==> exp/amber <==
// alu16
module alu16(CK, reset, start, instruction, inputR1, inputR2, outputR, busy, done);
clock: 4.09 ns
lec_check: 0
abc_area: 1
cap_margin: 20
core_margin: 2
core_utilization: 64
cts_cluster_diameter: 397
cts_cluster_size: 98
place_density: 0.35
slew_margin: 20
run.sh (not shown) runs the stock make flow with config.mk's settings and CLKGATE_MAP_FILE=.
==> exp/ember: changes against exp/amber <==
Settings changed: ABC_AREA 1 to not set, CORE_UTILIZATION 64 to 72, CTS_CLUSTER_DIAMETER 397 to not set, CTS_CLUSTER_SIZE 98 to 21, PLACE_DENSITY 0.35 to 0.65, SETUP_SLACK_MARGIN set to -0.13.
==> flow/constraint.sdc (replaced) <==
create_clock -name core_clock -period 6.18 [get_ports {CK}]
set_input_delay 1.2360 -clock core_clock [delete_from_list [all_inputs] [get_ports {CK}]]
set_output_delay 1.2360 -clock core_clock [all_outputs]
set_load 0.01 [all_outputs]
==> notes <==
exp/ember did not get past global routing (5_1_grt) with GRT-0116. exp/amber failed in global routing (5_1_grt) (GRT-0232). Die size: exp/amber is higher than exp/ember (19%). In exp/amber the area after synthesis is higher than in exp/ember, by 6.6%. Between exp/ember and exp/amber, the lower synthesized cell count is in exp/ember (gap about 26%, measured against exp/amber).

========
==> inputs of try-fjord <==
==> flow/design.v <==
module and4(in1, in2, out);
	input [3:0] in1, in2;
	output[3:0] out;
	and a1(out[0], in1[0], in2[0]);
	and a2(out[1], in1[1], in2[1]);
	and a3(out[2], in1[2], in2[2]);
	and a4(out[3], in1[3], in2[3]);
endmodule
module and16(in1, in2, out);
	input [15:0] in1, in2;
	output[15:0] out;
	and4 a11(.in1(in1[3:0]), .in2(in2[3:0]), .out(out[3:0]));
	and4 a12(.in1(in1[7:4]), .in2(in2[7:4]), .out(out[7:4]));
	and4 a13(.in1(in1[11:8]), .in2(in2[11:8]), .out(out[11:8]));
	and4 a14(.in1(in1[15:12]), .in2(in2[15:12]), .out(out[15:12]));
endmodule
module or4(in1, in2, out);
	input [3:0] in1, in2;
	output[3:0] out;
	or a1(out[0], in1[0], in2[0]);
	or a2(out[1], in1[1], in2[1]);
	or a3(out[2], in1[2], in2[2]);
	or a4(out[3], in1[3], in2[3]);
endmodule
module or16(in1, in2, out);
	input [15:0] in1, in2;
	output[15:0] out;
	or4 a11(.in1(in1[3:0]), .in2(in2[3:0]), .out(out[3:0]));
	or4 a12(.in1(in1[7:4]), .in2(in2[7:4]), .out(out[7:4]));
	or4 a13(.in1(in1[11:8]), .in2(in2[11:8]), .out(out[11:8]));
	or4 a14(.in1(in1[15:12]), .in2(in2[15:12]), .out(out[15:12]));
endmodule
module complent(in, go, CK, reset, out, busy, fin);
	input  [15:0] in;
	input  go;
	input  CK, reset;
	output reg [15:0] out;
	output reg busy;
	output reg fin;
	reg [15:0] m;
	reg [15:0] o, mm, c;
	always@(posedge CK) begin
		if(reset) begin
			busy <= 1'b0;
			fin  <= 1'b0;
		end
		else begin
			fin <= 1'b0;
			if(busy == 1'b0) begin
				if(go) begin
					o  = 16'hffff ^ in;
					mm = 16'h0001;
					c  = o & mm;
					o  = o ^ mm;
					mm = c << 1;
					out  <= o;
					m    <= mm;
					busy <= 1'b1;
				end
			end
			else if(m == 16'h0000) begin
				busy <= 1'b0;
				fin  <= 1'b1;
			end
			else begin
				out <= out ^ m;
				m   <= (out & m) << 1;
			end
		end
	end
endmodule
module adder(in1, in2, go, CK, reset, out, busy, fin);
	input [15:0] in1, in2;
	input go;
	input CK, reset;
	output reg [15:0] out;
	output reg busy;
	output reg fin;
	reg [15:0] cc;
	reg [15:0] o, c, m;
	always@(posedge CK) begin
		if(reset) begin
			busy <= 1'b0;
			fin  <= 1'b0;
		end
		else begin
			fin <= 1'b0;
			if(busy == 1'b0) begin
				if(go) begin
					o = in1 ^ in2;
					c = in1 & in2;
					c = c << 1;
					if(c == 16'h0000) begin
						busy <= 1'b0;
						fin  <= 1'b1;
					end
					else begin
						m = o & c;
						o = o ^ c;
						c = m << 1;
						busy <= 1'b1;
					end
					out <= o;
					cc  <= c;
				end
			end
			else if(cc == 16'h0000) begin
				busy <= 1'b0;
				fin  <= 1'b1;
			end
			else begin
				out <= out ^ cc;
				cc  <= (out & cc) << 1;
			end
		end
	end
endmodule
module muler(in1, in2, go, CK, reset, out, busy, fin);
	input		[15:0] in1, in2;
	input		go;
	input  		CK, reset;
	output reg	[15:0] out;
	output reg  busy;
	output reg  fin;
	reg[15:0] m1, m2;
	reg[15:0] a1, a2, o;
	always @(posedge CK) begin
		if(reset) begin
			busy <= 1'b0;
			fin  <= 1'b0;
		end
		else begin
			fin <= 1'b0;
			if(busy == 1'b0 && go == 1'b0) begin
			end
			else begin
				if(busy == 1'b0) begin
					a1 = in1;
					a2 = in2;
					o  = 16'h0000;
				end
				else begin
					a1 = m1;
					a2 = m2;
					o  = out;
				end
				if(a2[0] == 1'b1)
					o = o + a1;
				a1 = a1 << 1;
				a2 = a2 >> 1;
				m1  <= a1;
				m2  <= a2;
				out <= o;
				if(a2 == 16'h0000) begin
					busy <= 1'b0;
					fin  <= 1'b1;
				end
				else
					busy <= 1'b1;
			end
		end
	end
endmodule
module diver(in1, in2, go, CK, reset, reminder, quotient, busy, fin);
	input [15:0] in1, in2;
	input go;
	input CK, reset;
	output reg [15:0] reminder, quotient;
	output reg busy;
	output reg fin;
	reg [31:0] m1, m2;
	reg [15:0] divisor;
	reg [4:0]  cnt;
	reg [31:0] t1, t2;
	reg [15:0] d;
	reg [4:0]  n;
	always @(posedge CK) begin
		if(reset) begin
			busy <= 1'b0;
			fin  <= 1'b0;
		end
		else begin
			fin <= 1'b0;
			if(busy == 1'b0 && go == 1'b0) begin
			end
			else begin
				if(busy == 1'b0) begin
					t1 = {16'h0000, in1};
					t2 = {in2, 16'h0000};
					d  = in2;
					n  = 5'b00000;
				end
				else begin
					t1 = m1;
					t2 = m2;
					d  = divisor;
					n  = cnt;
				end
				if(n < 5'b10001) begin
					if(t1[31:16] >= d)
						t1 = t1 - t2 + 1'b1;
					t1 = t1 << 1;
					n  = n + 1'b1;
					busy <= 1'b1;
				end
				else begin
					busy <= 1'b0;
					fin  <= 1'b1;
				end
				if(n == 5'b10000) begin
					if(t1[31:16] >= d)
						t1 = t1 - t2 + 1'b1;
					reminder <= t1[31:16];
					quotient <= t1[15:0];
				end
				m1      <= t1;
				m2      <= t2;
				divisor <= d;
				cnt     <= n;
			end
		end
	end
endmodule
module mux3to8(in, in1, in2, in3, in4, in5, in6, in7, select, out);
	input [15:0] in, in1, in2, in3, in4, in5, in6, in7;
	input [2:0]  select;
	output reg [15:0] out;
	always @(*) begin
		case(select)
			3'b000:out = in;
			3'b001:out = in1;
			3'b010:out = in2;
			3'b011:out = in3;
			3'b100:out = in4;
			3'b101:out = in5;
			3'b110:out = in6;
			3'b111:out = in7;
		endcase
	end
endmodule
module alu16(CK, reset, start, instruction, inputR1, inputR2, outputR, busy, done);
	input [15:0] inputR1, inputR2;
	input [2:0] instruction;
	input CK, reset, start;
	output[15:0] outputR;
	output busy;
	output done;
	reg  [2:0]  op;
	reg  [15:0] out5, out6;
	reg         finL;
	wire [3:0]  busyL;
	wire [3:0]  finU;
	wire        go;
	wire  [15:0] out, out1, out2, out3, out4, and_o, or_o;
	assign go = start & ~busy;
	adder add(
		.in1(inputR1),
		.in2(inputR2),
		.go(go & (instruction == 3'b000)),
		.CK(CK),
		.reset(reset),
		.out(out),
		.busy(busyL[0]),
		.fin(finU[0])
	);
	complent com(
		.in(inputR1),
		.go(go & (instruction == 3'b001)),
		.CK(CK),
		.reset(reset),
		.out(out1),
		.busy(busyL[1]),
		.fin(finU[1])
	);
	muler mul(
		.in1(inputR1),
		.in2(inputR2),
		.go(go & (instruction == 3'b010)),
		.CK(CK),
		.reset(reset),
		.out(out2),
		.busy(busyL[2]),
		.fin(finU[2])
	);
	diver div(
		.in1(inputR1),
		.in2(inputR2),
		.go(go & ((instruction == 3'b011) | (instruction == 3'b100))),
		.CK(CK),
		.reset(reset),
		.reminder(out3),
		.quotient(out4),
		.busy(busyL[3]),
		.fin(finU[3])
	);
	and16 and1(inputR1, inputR2, and_o);
	or16 or1(inputR1, inputR2, or_o);
	mux3to8 outp(
		.in(out),
		.in1(out1),
		.in2(out2),
		.in3(out3),
		.in4(out4),
		.in5(out5),
		.in6(out6),
		.in7(16'h0000),
		.select(op),
		.out(outputR)
	);
	always @(posedge CK) begin
		if(reset) begin
			finL <= 1'b0;
		end
		else begin
			finL <= go & ((instruction == 3'b101) | (instruction == 3'b110) | (instruction == 3'b111));
			if(go) begin
				op   <= instruction;
				out5 <= and_o;
				out6 <= or_o;
			end
		end
	end
	assign busy = busyL[0] | busyL[1] | busyL[2] | busyL[3];
	assign done = finL | finU[0] | finU[1] | finU[2] | finU[3];
endmodule
==> flow/run.sh <==
#!/bin/bash
# the make line also repeats each setting of config.mk as NAME=value (left out here)
make -C /OpenROAD-flow-scripts/flow DESIGN_CONFIG=/design/flow/config.mk WORK_HOME=/design/flow/orfs CLKGATE_MAP_FILE= finish
==> flow/config.mk <==
export PLATFORM = sky130hd
export DESIGN_NAME = alu16
export DESIGN_NICKNAME = alu16
export VERILOG_FILES = /design/flow/design.v
export SDC_FILE = /design/flow/constraint.sdc
export NUM_CORES = 4
export LEC_CHECK = 0
export CAP_MARGIN = 40
export CELL_PAD_IN_SITES_DETAIL_PLACEMENT = 0
export CELL_PAD_IN_SITES_GLOBAL_PLACEMENT = 0
export CORE_ASPECT_RATIO = 0.71
export CORE_MARGIN = 2
export CORE_UTILIZATION = 71
export CTS_CLUSTER_SIZE = 34
export GPL_ROUTABILITY_DRIVEN = 1
export HOLD_SLACK_MARGIN = 0.11
export MIN_ROUTING_LAYER = met1
export SLEW_MARGIN = 5
==> flow/constraint.sdc <==
create_clock -name core_clock -period 9.6 [get_ports {CK}]
set_input_delay 1.9200 -clock core_clock [delete_from_list [all_inputs] [get_ports {CK}]]
set_output_delay 1.9200 -clock core_clock [all_outputs]
set_load 0.01 [all_outputs]
==> inputs of try-nickel, as changes to try-fjord <==
- CAP_MARGIN: 40 -> 20
- CELL_PAD_IN_SITES_DETAIL_PLACEMENT: 0 -> not set
- CELL_PAD_IN_SITES_GLOBAL_PLACEMENT: 0 -> 1
- CORE_ASPECT_RATIO: 0.71 -> not set
- CORE_UTILIZATION: 71 -> 40
- CTS_CLUSTER_SIZE: 34 -> not set
- GPL_ROUTABILITY_DRIVEN: 1 -> not set
- HOLD_SLACK_MARGIN: 0.11 -> not set
- MIN_ROUTING_LAYER: met1 -> met2
- SLEW_MARGIN: 5 -> 20
==> flow/constraint.sdc (replaced) <==
create_clock -name core_clock -period 7.5 [get_ports {CK}]
set_input_delay 1.5000 -clock core_clock [delete_from_list [all_inputs] [get_ports {CK}]]
set_output_delay 1.5000 -clock core_clock [all_outputs]
set_load 0.01 [all_outputs]
==> inputs of try-delta, as changes to try-fjord <==
- CAP_MARGIN: 40 -> 20
- CELL_PAD_IN_SITES_DETAIL_PLACEMENT: 0 -> not set
- CELL_PAD_IN_SITES_GLOBAL_PLACEMENT: 0 -> not set
- CORE_ASPECT_RATIO: 0.71 -> not set
- CORE_UTILIZATION: 71 -> 72
- CTS_CLUSTER_SIZE: 34 -> 25
- GPL_ROUTABILITY_DRIVEN: 1 -> not set
- HOLD_SLACK_MARGIN: 0.11 -> not set
- MIN_ROUTING_LAYER: met1 -> not set
- PLACE_DENSITY: not set -> 0.65
- SLEW_MARGIN: 5 -> 20
==> flow/constraint.sdc (replaced) <==
create_clock -name core_clock -period 6.12 [get_ports {CK}]
set_input_delay 1.2240 -clock core_clock [delete_from_list [all_inputs] [get_ports {CK}]]
set_output_delay 1.2240 -clock core_clock [all_outputs]
set_load 0.01 [all_outputs]
==> inputs of try-tundra, as changes to try-fjord <==
- CAP_MARGIN: 40 -> 20
- CELL_PAD_IN_SITES_DETAIL_PLACEMENT: 0 -> not set
- CELL_PAD_IN_SITES_GLOBAL_PLACEMENT: 0 -> not set
- CORE_ASPECT_RATIO: 0.71 -> not set
- CORE_UTILIZATION: 71 -> 65
- CTS_CLUSTER_SIZE: 34 -> not set
- GPL_ROUTABILITY_DRIVEN: 1 -> not set
- HOLD_SLACK_MARGIN: 0.11 -> not set
- MIN_ROUTING_LAYER: met1 -> not set
- SLEW_MARGIN: 5 -> 20
==> flow/constraint.sdc (replaced) <==
create_clock -name core_clock -period 6.12 [get_ports {CK}]
set_input_delay 1.2240 -clock core_clock [delete_from_list [all_inputs] [get_ports {CK}]]
set_output_delay 1.2240 -clock core_clock [all_outputs]
set_load 0.01 [all_outputs]
==> comparison <==
- try-fjord went through all stages and came out clean. try-nickel completed without violations. try-delta died in global routing (GRT-0232). try-tundra completed, yet does not pass: setup timing.
- In synthesized cell count, try-tundra and try-delta do not differ.
- Between try-fjord and try-nickel, the lower sequential power is in try-fjord (gap 22%, measured against try-nickel).
- Utilization: try-nickel < try-fjord < try-tundra.
- Critical path depth: try-fjord is lower than try-tundra (1).
==> figures <==
Worst Max-Slew Pin Slew: try-fjord 942.2 ps; try-tundra 1047 ps; try-nickel 1081 ps; try-delta -
Hold path depth: try-fjord 2; try-tundra 2; try-nickel 1; try-delta -
Number of nets in the layout: try-fjord 2,212; try-tundra 2,693; try-nickel 2,495; try-delta -
Run status: try-fjord no timing/DRC/antenna violations; try-tundra complete, but fails checks; try-nickel no timing/DRC/antenna violations; try-delta stopped before the end
Stage where the flow stopped: try-fjord -; try-tundra -; try-nickel -; try-delta global routing
Reasons for failing layout checks: try-fjord -; try-tundra setup timing; try-nickel -; try-delta -
Count of cell instances traversed by the critical path: try-fjord 26; try-tundra 27; try-nickel 27; try-delta -
Critical Path Start: try-fjord inputR2[7]; try-tundra inputR2[5]; try-nickel inputR2[6]; try-delta -
Count of cells resized by post-cts repair: try-fjord 0; try-tundra 163; try-nickel 4; try-delta 181
Detailed-route wire length: try-fjord 56,190 µm; try-tundra 79,470 µm; try-nickel 69,000 µm; try-delta -
Sequential Power Share: try-fjord 40.6%; try-tundra 32.8%; try-nickel 35.3%; try-delta -
Worst-case vdd ir drop: try-fjord 0.1666 mV; try-tundra 0.2388 mV; try-nickel 0.1423 mV; try-delta -
Power and IR drop assume default switching activity.
